Design division_float_32, start of the top module:
module division_float_32(clock, start, operand1, operand2, result, finish, illegal);
	input clock;  
	input start;  
	input [31:0] operand1, operand2;  
	output reg [31:0] result;  
	output reg finish;  
	output illegal;  
	reg [7:0] exponent;
	reg [23:0] significand1, significand2;
	reg [95:0] temp_operand1, temp_operand2;  
	reg [95:0] sub_result;
	reg [5:0] step;  
	always @(posedge clock) begin  
		if(start) begin
			significand1 = {1'b1, operand1[22:0]};
			significand2 = {1'b1, operand2[22:0]};
			temp_operand1 = {significand1, 24'b0};  
			temp_operand2 = {significand2, 48'b0};  
			finish = 0;
			step = 0;
		end
		if(step == 48) begin  
			sub_result = temp_operand1;  
			exponent = 127 + operand1[30:23] - operand2[30:23];
			if(sub_result[72:48] * 2 > significand2) begin
				sub_result = sub_result + 1;
			end
			if(sub_result[24]) begin
				result[22:0] = sub_result[23:1];
			end else begin
				exponent = exponent - 1;
				result[22:0] = sub_result[22:0];
			end
			if((127 + operand1[30:23]) < operand2[30:23]) begin
				exponent = 0;
			end
			result[31] = operand1[31] ^ operand2[31];
			result[30:23] = exponent;
			if(operand1 == 0) result = 0;
			finish = 1;
		end else begin  
			temp_operand1 = temp_operand1 << 1;  
			if (temp_operand1 >= temp_operand2) temp_operand1 = temp_operand1 - temp_operand2 + 1;
			step = step + 1;  
		end
	end
	assign illegal = (operand2 == 0) ? 1 : 0;  
endmodule
clock: 4.01 ns
lec_check: 0
abc_area: 0
cap_margin: 20
cell_pad_in_sites_detail_placement: 0
core_aspect_ratio: 0.89
core_margin: 3
core_utilization: 67
cts_cluster_diameter: 359
cts_cluster_size: 24
max_routing_layer: met5
slew_margin: 20
tns_end_percent: 5
run.sh (not shown) runs the stock make flow with config.mk's settings and CLKGATE_MAP_FILE=.
The first run ended with an error in global routing (5_1_grt) with GRT-0232.
Then changed:
Settings changed: CORE_MARGIN 3 to 2, CORE_UTILIZATION 67 to 70, CTS_CLUSTER_DIAMETER 359 to default, SETUP_SLACK_MARGIN from default to 1.3, TNS_END_PERCENT 5 to 50.
Clock period 4.01 ns to 5.14 ns, I/O delays scaled along.
Result:
- The new run stopped in global routing (5_1_grt)
- die size is lower by a few percent
- area after synthesis is unchanged
- synthesized cell count stays the same
Then changed:
Settings changed: ABC_AREA 0 to default, CELL_PAD_IN_SITES_DETAIL_PLACEMENT 0 to default, CORE_ASPECT_RATIO 0.89 to default, CORE_UTILIZATION 70 to 68, CTS_CLUSTER_SIZE 24 to default, MAX_ROUTING_LAYER met5 to default, PLACE_DENSITY from default to 0.41, SETUP_SLACK_MARGIN 1.3 to default, TNS_END_PERCENT 50 to default.
Clock period 5.14 ns to 5.8 ns, I/O delays scaled along.
Outcome:
- With this change the flow went through all stages and came out clean
- die area increases by 2.9%
- synthesized area stays the same
- synthesized cell count stays the same

* * *

division_float_32 again, from the RTL that the note above started with.
clock: 2.94 ns
lec_check: 0
cap_margin: 20
core_aspect_ratio: 0.71
core_margin: 2
core_utilization: 58
cts_cluster_size: 37
hold_slack_margin: 0.29
place_density_lb_addon: 0.03
setup_slack_margin: 0.86
slew_margin: 20
tns_end_percent: 15
The first run never finished: it broke off in 5_1_grt.
Change:
CORE_ASPECT_RATIO = default   (was 0.71)
CORE_UTILIZATION = 33   (was 58)
CTS_CLUSTER_SIZE = default   (was 37)
HOLD_SLACK_MARGIN = default   (was 0.29)
PLACE_DENSITY_LB_ADDON = default   (was 0.03)
SETUP_SLACK_MARGIN = default   (was 0.86)
TNS_END_PERCENT = default   (was 15)
clock period = 5.05 ns   (was 2.94 ns; I/O delays follow)
The new run finished with timing, DRC and antenna clean.
Synthesized area stays the same.
Synthesized cell count stays the same.
Die size grows by 74%.
Change:
CORE_UTILIZATION = 40   (was 33)
clock period = 5.5 ns   (was 5.05 ns; I/O delays follow)
=> Non-clock buffer count drops by 236. Via count falls by a few percent. Synthesized cell count is unchanged. Final area went down by a little under a tenth. Sequential share of layout area goes up by 1.9 points. Worst setup slack improved by 280 ps. Die area falls by about a fifth. Cell count went down by roughly a tenth. Clock power came out lower by about a fifth. Synthesized area does not change. Core utilization climbs by 4.5 points.
Change:
CORE_UTILIZATION = 58   (was 40)
CTS_CLUSTER_SIZE = 37   (was default)
HOLD_SLACK_MARGIN = 0.29   (was default)
SETUP_SLACK_MARGIN = 0.86   (was default)
clock period = 2.94 ns   (was 5.5 ns; I/O delays follow)
After rerunning: With this change the flow aborted during 5_1_grt, error GRT-0232. Synthesized cell count stays the same. Area after synthesis is unchanged. Die size came out lower by 31%.
No activity file was given, so power comes from the tool's default toggle rates.
